==> run a <==
==> flow/design.v <==
module ALU(
    input logic CLK,
    input logic RST,
    input logic ACT,
    input logic[3:0]  OP,
    input logic[1:0]  MOVI,
    input logic[31:0] REG_A,
    input logic[31:0] REG_B,
    input logic[31:0] MEM,
    input logic[31:0] IMM,
    output logic[31:0] DATA,
    output logic       RDY,
    output logic       VLD
);
    typedef enum logic [1:0] {
        INIT,
        FIRST_STAGE,
        MUL_FIRST_STAGE,
        MUL_SECOND_STAGE
    } state_type;
    state_type state_curr;
    state_type state_next;
    logic[31:0] operand_A;
    logic[31:0] operand_B;
    logic[31:0] norm_res;
    logic[31:0] norm_reg;
    logic[63:0] mult_res;
    logic       mult_req;
    always_comb begin
        case (state_curr)
            INIT:
                if (ACT) begin
                    if (mult_req)
                        state_next = MUL_FIRST_STAGE;
                    else
                        state_next = FIRST_STAGE;
                end else
                     state_next = INIT;
            FIRST_STAGE:      state_next = INIT;
            MUL_FIRST_STAGE:  state_next = MUL_SECOND_STAGE;
            MUL_SECOND_STAGE: state_next = INIT;
        endcase
    end
    always_ff @(posedge CLK) begin
        if (RST) begin
            state_curr  <= INIT;
        end else begin
            state_curr <= state_next;
            if (state_next == MUL_FIRST_STAGE)
                mult_res <= operand_A * operand_B;
            if (state_next == FIRST_STAGE)
                norm_reg <= norm_res;
        end
    end
    always_comb begin
        case (state_curr)
            INIT:             DATA = 32'b0;
            FIRST_STAGE:      DATA = norm_reg;
            MUL_FIRST_STAGE:  DATA = mult_res[31:0];
            MUL_SECOND_STAGE: DATA = mult_res[63:32];
        endcase
    end
    assign operand_A = REG_A;
    assign VLD = (state_curr != INIT) & ~RST;
    assign RDY = state_curr == INIT;
    always_comb begin
        case (MOVI)
            2'b00:   operand_B = REG_B;
            2'b01:   operand_B = MEM;
            2'b10:   operand_B = IMM;
            default: operand_B = '0;
        endcase
    end
    always_comb begin
        norm_res = 32'b0;
        mult_req = 0;
        if (RDY) begin
            case (OP)
                4'b0000: norm_res = operand_A + operand_B;             
                4'b0001: norm_res = operand_A - operand_B;             
                4'b0010: mult_req = 1;                                 
                4'b0011: norm_res = {1'b0, operand_B[31:1]};           
                4'b0100: norm_res = {operand_B[30:0], 1'b0};           
                4'b0101: norm_res = {operand_B[0], operand_B[31:1]};   
                4'b0110: norm_res = {operand_B[30:0], operand_B[31]};  
                4'b0111: norm_res = ~operand_B;                        
                4'b1000: norm_res = operand_A & operand_B;             
                4'b1001: norm_res = operand_A | operand_B;             
                4'b1010: norm_res = operand_A ^ operand_B;             
                4'b1011: norm_res = ~(operand_A & operand_B);          
                4'b1100: norm_res = ~(operand_A | operand_B);          
                4'b1101: norm_res = ~(operand_A ^ operand_B);          
                4'b1110: norm_res = operand_B + 1;                     
                4'b1111: norm_res = operand_B - 1;                     
            endcase
        end
    end
endmodule
==> flow/run.sh <==
#!/bin/bash
# the make line also repeats each setting of config.mk as NAME=value (left out here)
make -C /OpenROAD-flow-scripts/flow DESIGN_CONFIG=/design/flow/config.mk WORK_HOME=/design/flow/orfs CLKGATE_MAP_FILE= finish
==> flow/config.mk <==
export PLATFORM = sky130hd
export DESIGN_NAME = ALU
export DESIGN_NICKNAME = ALU
export VERILOG_FILES = /design/flow/design.v
export SDC_FILE = /design/flow/constraint.sdc
export NUM_CORES = 4
export LEC_CHECK = 0
export CAP_MARGIN = 10
export CORE_ASPECT_RATIO = 0.72
export CORE_MARGIN = 2
export CORE_UTILIZATION = 72
export CTS_CLUSTER_DIAMETER = 96
export CTS_CLUSTER_SIZE = 46
export PLACE_DENSITY = 0.64
export SETUP_SLACK_MARGIN = 0.46
export SLEW_MARGIN = 20
==> flow/constraint.sdc <==
create_clock -name core_clock -period 5.29 [get_ports {CLK}]
set_input_delay 1.0580 -clock core_clock [delete_from_list [all_inputs] [get_ports {CLK}]]
set_output_delay 1.0580 -clock core_clock [all_outputs]
set_load 0.01 [all_outputs]
==> inputs of run b, as changes to run a <==
- CAP_MARGIN: 10 -> 20
- CORE_ASPECT_RATIO: 0.72 -> not set
- CORE_UTILIZATION: 72 -> 19
- CTS_CLUSTER_DIAMETER: 96 -> not set
- CTS_CLUSTER_SIZE: 46 -> not set
- PLACE_DENSITY: 0.64 -> not set
- SETUP_SLACK_MARGIN: 0.46 -> not set
==> flow/constraint.sdc (replaced) <==
create_clock -name core_clock -period 10.3 [get_ports {CLK}]
set_input_delay 2.0600 -clock core_clock [delete_from_list [all_inputs] [get_ports {CLK}]]
set_output_delay 2.0600 -clock core_clock [all_outputs]
set_load 0.01 [all_outputs]
==> qor summary <==
	run b	run a
Total setup buffers inserted after CTS	4	98
Half-perimeter wire length after placement	163 mm	164 mm
Floorplan die area	234000 um^2	62800 um^2
Placed cell count	8593	6725
Area inside the core boundary	229000 um^2	60000 um^2
Quantity of hold-fixing buffers added after cts	0	0
Pre-CTS WS	-0.722 ns	-4.02 ns
Die boundary height	484 um	213 um
Number of placement rows	176	76
Die Width	484 um	295 um
Syn. warnings	1	1
Core utilization at floorplan	0.191	0.730
Registers, synthesis	98	98
Standard cell area after detailed placement	53100 um^2	53900 um^2
Synth mux share	0.0218	0.0218
GPL Wtd Cong	1.01	1.19
Clk Tree Root Cell	sky130_fd_sc_hd__clkbuf_16	sky130_fd_sc_hd__clkbuf_16
Area fraction in compound gates after synthesis	0.111	0.111
Outcome	finished clean	did not finish
Last stage reached	-	5_1_grt
Number of gates given a new drive strength after cts	7	447
Library cells used by synthesis	84	84

==> inputs of ember <==
// ALU: RTL as listed in full above, without the edits since
Settings: LEC_CHECK=0, CAP_MARGIN=20, CORE_MARGIN=2, CORE_UTILIZATION=64, CTS_CLUSTER_DIAMETER=287, PLACE_DENSITY=0.35, SLEW_MARGIN=20, TNS_END_PERCENT=5; clock period 9.11 ns.
run.sh (not shown) runs the stock make flow with config.mk's settings and CLKGATE_MAP_FILE=.
==> inputs of delta, as changes to ember <==
--- a/flow/config.mk
+++ b/flow/config.mk
@@ -7,7 +7,8 @@
 export LEC_CHECK = 0
+export ABC_AREA = 0
 export CAP_MARGIN = 20
 export CORE_MARGIN = 2
-export CORE_UTILIZATION = 64
-export CTS_CLUSTER_DIAMETER = 287
-export PLACE_DENSITY = 0.35
+export CORE_UTILIZATION = 72
+export CTS_CLUSTER_DIAMETER = 392
+export CTS_CLUSTER_SIZE = 98
 export SLEW_MARGIN = 20
==> flow/constraint.sdc (replaced) <==
create_clock -name core_clock -period 5.92 [get_ports {CLK}]
set_input_delay 1.1840 -clock core_clock [delete_from_list [all_inputs] [get_ports {CLK}]]
set_output_delay 1.1840 -clock core_clock [all_outputs]
set_load 0.01 [all_outputs]
==> comparison <==
ember produced a layout that fails on negative setup slack. delta failed in global routing. Synthesized cell count is the same in ember and delta. Die area: ember is larger than delta (12%). Synthesized area is the same in ember and delta.
==> figures <==
| quantity | ember | delta |
|---|---|---|
| Status | failed layout checks | did not finish |
| Stage where the flow stopped | - | global routing |
| Reasons for failing layout checks | negative setup slack | - |
| Setup bufs post-CTS | 25 | 18 |
| Share of the core filled by cells before placement | 64.97% | 72.68% |
| Core ar. | 67,400 sq um | 60,250 sq um |
| Die ar. | 70,520 sq um | 62,800 sq um |
| Worst setup slack after placement | -1.523 ns | -3.889 ns |
| Die width | 265.6 microns | 250.6 microns |
| Dpl cells | 6,594 | 6,647 |
| Number of core rows | 95 | 90 |
| Area after DPL | 51,930 sq um | 53,160 sq um |
| Count of instances resized after the clock tree is built | 129 | 167 |
| Gp weighted congestion | 1.104 | 1.107 |
| Y dimension of the die | 265.6 microns | 250.6 microns |

==> inputs of v6 <==
// ALU: RTL as listed in full above, without the edits since
Settings: LEC_CHECK=0, ABC_AREA=1, CAP_MARGIN=10, CELL_PAD_IN_SITES_DETAIL_PLACEMENT=1, CELL_PAD_IN_SITES_GLOBAL_PLACEMENT=3, CORE_ASPECT_RATIO=0.94, CORE_MARGIN=2, CORE_UTILIZATION=71, GPL_TIMING_DRIVEN=1, PLACE_DENSITY_LB_ADDON=0.12, SLEW_MARGIN=0, TNS_END_PERCENT=25; clock period 10.5 ns.
==> inputs of v25, as changes to v6 <==
- ABC_AREA: 1 -> unset
- CAP_MARGIN: 10 -> 20
- CELL_PAD_IN_SITES_DETAIL_PLACEMENT: 1 -> unset
- CELL_PAD_IN_SITES_GLOBAL_PLACEMENT: 3 -> unset
- CORE_ASPECT_RATIO: 0.94 -> unset
- CORE_UTILIZATION: 71 -> 40
- CTS_CLUSTER_DIAMETER: unset -> 135
- GPL_TIMING_DRIVEN: 1 -> unset
- PLACE_DENSITY_LB_ADDON: 0.12 -> unset
- SETUP_SLACK_MARGIN: unset -> 3.09
- SLEW_MARGIN: 0 -> 20
- TNS_END_PERCENT: 25 -> 70
==> results <==
item	v6	v25
Outcome	stopped before the end	timing/DRC/antenna clean
Stage where the flow stopped	global placement without I/O (3_1_place_gp_skip_io)	-
Core area	65900 sq um	109000 sq um
Most frequently used cell type in the post-synthesis netlist	sky130_fd_sc_hd__inv_1	sky130_fd_sc_hd__inv_1
Overall chip area	69000 sq um	112000 sq um
Cells in synth_stat.txt	6541	5161
Area leader share	0.378	0.410
Post-synthesis cell type count	56	84
Gate count of the mapped netlist	6541	5161
Compound Share, Synth	0.0698	0.111
Post-synthesis average cell area	7.26 sq um	8.48 sq um
X dimension of the die	271 um	335 um
Synthesis area per yosys	47500 sq um	43800 sq um
Number of standard-cell rows in the floorplan	91	121
Synth Area in Simple Gates	0.202	0.139
Xor-xnor portion of the synthesized cell area	0.0142	0.0282
Syn Std Cell Area	47500 sq um	43800 sq um
Initial Util	0.720	0.403
Syn_nets	7967	6587
Adder Share, Synth	0.481	0.522
Proportion of synthesized area in mux cells	0	0.0218
Flop and latch count out of synthesis	98	98
Most used flip-flop cell	sky130_fd_sc_hd__edfxtp_1	sky130_fd_sc_hd__edfxtp_1
Sequential fraction of the synthesis area	0.0616	0.0668
Vertical die dimension	255 um	335 um

==> trial 17: inputs <==
// ALU: RTL as listed in full above, without the edits since
make LEC_CHECK=0 CAP_MARGIN=20 CORE_MARGIN=2 CORE_UTILIZATION=60 MAX_ROUTING_LAYER=met4 SLEW_MARGIN=20 finish   # period 8.26 ns
==> inputs of trial 24, as changes to trial 17 <==
Settings changed: ABC_AREA set to 1, CORE_UTILIZATION 60 to 40, CTS_CLUSTER_DIAMETER set to 384, CTS_CLUSTER_SIZE set to 30, MAX_ROUTING_LAYER met4 to not set, SETUP_SLACK_MARGIN set to -0.95.
==> flow/constraint.sdc (replaced) <==
create_clock -name core_clock -period 10.5 [get_ports {CLK}]
set_input_delay 2.1000 -clock core_clock [delete_from_list [all_inputs] [get_ports {CLK}]]
set_output_delay 2.1000 -clock core_clock [all_outputs]
set_load 0.01 [all_outputs]
==> results <==
item                                                                                 trial 24                    trial 17
Result of the run                                                     complete, no violations  complete, but fails checks
Layout check failures                                                                       -                setup timing
Ys cells                                                                                 6541                        5161
Share of cell area taken by muxes after synthesis                                          0%                       2.18%
Cell with the biggest individual delay on the critical path  sky130_fd_sc_hd__clkdlybuf4s50_1    sky130_fd_sc_hd__a21oi_1
First-iteration detailed-routing DRC count                                               3736                        5617
Post-Place Worst Slack                                                                23.8 ps                    -1530 ps
Count of inserted antenna diode cells                                                       3                          24
Non-clock buffer count in the final layout                                                371                        1023
Fraction of standard cell area that is sequential                                       5.62%                       5.15%
Multi-input combinational cell area                                                 36500 µm²                   38500 µm²
Total routed wire length on the met1 layer                                            75.6 mm                     64.7 mm
Post-CTS Setup Repair Bufs                                                                  0                          59
Cell resize tally after clock tree synthesis                                                0                         240
Depth of the most critical reg-to-reg path                                                  5                           7
Required time of the critical path                                                   10610 ps                     8390 ps

==> juniper: inputs <==
Starts from the design.v that is shown in full above.
make LEC_CHECK=0 CAP_MARGIN=20 CORE_MARGIN=2 CORE_UTILIZATION=40 CTS_CLUSTER_SIZE=13 SETUP_SLACK_MARGIN=-0.93 SLEW_MARGIN=20 TNS_END_PERCENT=40 finish   # period 10.5 ns
==> willow: changes against juniper <==
ABC_AREA = 1   (was default)
CORE_ASPECT_RATIO = 1.76   (was default)
CORE_UTILIZATION = 58   (was 40)
CTS_CLUSTER_DIAMETER = 153   (was default)
CTS_CLUSTER_SIZE = 98   (was 13)
PLACE_DENSITY = 0.43   (was default)
SETUP_SLACK_MARGIN = default   (was -0.93)
TNS_END_PERCENT = 5   (was 40)
==> raven: changes against juniper <==
CORE_UTILIZATION = 65   (was 40)
CTS_CLUSTER_SIZE = default   (was 13)
HOLD_SLACK_MARGIN = 0.3   (was default)
SETUP_SLACK_MARGIN = -0.28   (was -0.93)
==> flow/constraint.sdc (replaced) <==
create_clock -name core_clock -period 8.67 [get_ports {CLK}]
set_input_delay 1.7340 -clock core_clock [delete_from_list [all_inputs] [get_ports {CLK}]]
set_output_delay 1.7340 -clock core_clock [all_outputs]
set_load 0.01 [all_outputs]
==> flow_summary_export.csv <==
group,metric,value,unit
run_status,outcome,"complete, but fails checks",
run_status,violations,"setup timing",
timing,setup_viol,42,
synthesis,mux_share,2.18,%
placed_design,routabilityCongestion,1.08,
routing,drtPass1Iterations,12,
cells_and_area,n_all_inverters,979,
timing,finalWorstSetupSlack,-838,ps
synthesis,ys_sh_aoi,11.1,%
-- figures above: raven

==> flow_summary_export.csv <==
group,metric,value,unit
routing,drtPass1Iterations,10,
run_status,outcome,"complete, no violations",
timing,finalWorstSetupSlack,413,ps
cells_and_area,n_all_inverters,1838,
synthesis,ys_sh_aoi,6.98,%
-- figures above: willow

==> flow_summary_export.csv <==
group,metric,value,unit
timing,finalWorstSetupSlack,-79.2,ps
routing,drtPass1Iterations,6,
placed_design,routabilityCongestion,1.03,
run_status,outcome,"complete, but fails checks",
timing,setup_viol,4,
synthesis,ys_sh_aoi,11.1,%
run_status,violations,"setup timing",
-- figures above: juniper


==> inputs of try-umber <==
// ALU: RTL as listed in full above, without the edits since
Settings: LEC_CHECK=0, CAP_MARGIN=10, CORE_MARGIN=2, CORE_UTILIZATION=72, CTS_CLUSTER_DIAMETER=96, CTS_CLUSTER_SIZE=46, PLACE_DENSITY=0.35, SETUP_SLACK_MARGIN=1.56, SLEW_MARGIN=20; clock period 5.29 ns.
==> inputs of try-pepper, as changes to try-umber <==
- CAP_MARGIN: 10 -> 20
- CORE_UTILIZATION: 72 -> 40
- CTS_CLUSTER_DIAMETER: 96 -> unset
- CTS_CLUSTER_SIZE: 46 -> unset
- PLACE_DENSITY: 0.35 -> unset
- SETUP_SLACK_MARGIN: 1.56 -> unset
==> flow/constraint.sdc (replaced) <==
create_clock -name core_clock -period 10.3 [get_ports {CLK}]
set_input_delay 2.0600 -clock core_clock [delete_from_list [all_inputs] [get_ports {CLK}]]
set_output_delay 2.0600 -clock core_clock [all_outputs]
set_load 0.01 [all_outputs]
==> inputs of try-harbor, as changes to try-umber <==
- CAP_MARGIN: 10 -> 20
- CORE_UTILIZATION: 72 -> 40
- CTS_CLUSTER_DIAMETER: 96 -> unset
- CTS_CLUSTER_SIZE: 46 -> unset
- PLACE_DENSITY: 0.35 -> unset
- SETUP_SLACK_MARGIN: 1.56 -> unset
==> flow/constraint.sdc (replaced) <==
create_clock -name core_clock -period 10.5 [get_ports {CLK}]
set_input_delay 2.1000 -clock core_clock [delete_from_list [all_inputs] [get_ports {CLK}]]
set_output_delay 2.1000 -clock core_clock [all_outputs]
set_load 0.01 [all_outputs]
==> inputs of try-yarrow, as changes to try-umber <==
- CAP_MARGIN: 10 -> 20
- CORE_UTILIZATION: 72 -> 57
- CTS_CLUSTER_DIAMETER: 96 -> unset
- CTS_CLUSTER_SIZE: 46 -> unset
- PLACE_DENSITY: 0.35 -> unset
- SETUP_SLACK_MARGIN: 1.56 -> 0.72
==> flow/constraint.sdc (replaced) <==
create_clock -name core_clock -period 6.13 [get_ports {CLK}]
set_input_delay 1.2260 -clock core_clock [delete_from_list [all_inputs] [get_ports {CLK}]]
set_output_delay 1.2260 -clock core_clock [all_outputs]
set_load 0.01 [all_outputs]
==> results.json <==
{
  "finalWorstSetupSlack_ps": -2540,
  "final-setup-viol-count": 58,
  "outcome": "failed layout checks",
  "place_hpwl_mm": 151,
  "initial_core_util": 0.576,
  "die_x_um": 281,
  "checkFailReasons": "negative setup slack",
  "grt.met2_usage": 0.697,
  "placedInstanceArea_um2": 53900,
  "floorplan.die_area_um2": 79000
}
The numbers above come from try-yarrow.

==> results.json <==
{
  "outcome": "timing/DRC/antenna clean",
  "yosysChipArea_um2": 43800,
  "die_x_um": 335,
  "place_hpwl_mm": 154,
  "floorplan.die_area_um2": 112000,
  "placedInstanceArea_um2": 50900,
  "asyncSetResetFlopFracSynth": 0,
  "finalWorstSetupSlack_ps": 157,
  "initial_core_util": 0.403
}
The numbers above come from try-pepper.

==> results.json <==
{
  "outcome": "stopped before the end",
  "last-stage-reached": "5_1_grt",
  "error_message": "[ERROR GRT-0116] Global routing finished with congestion. Check the congestion regions in the DRC Viewer.",
  "grt.met2_usage": 1.09,
  "die_x_um": 251,
  "place_hpwl_mm": 164,
  "placedInstanceArea_um2": 53900
}
The numbers above come from try-umber.

==> results.json <==
{
  "initial_core_util": 0.403,
  "grt.met2_usage": 0.514,
  "floorplan.die_area_um2": 112000,
  "placedInstanceArea_um2": 50600,
  "outcome": "timing/DRC/antenna clean",
  "final-setup-viol-count": 0,
  "place_hpwl_mm": 153,
  "die_x_um": 335
}
The numbers above come from try-harbor.

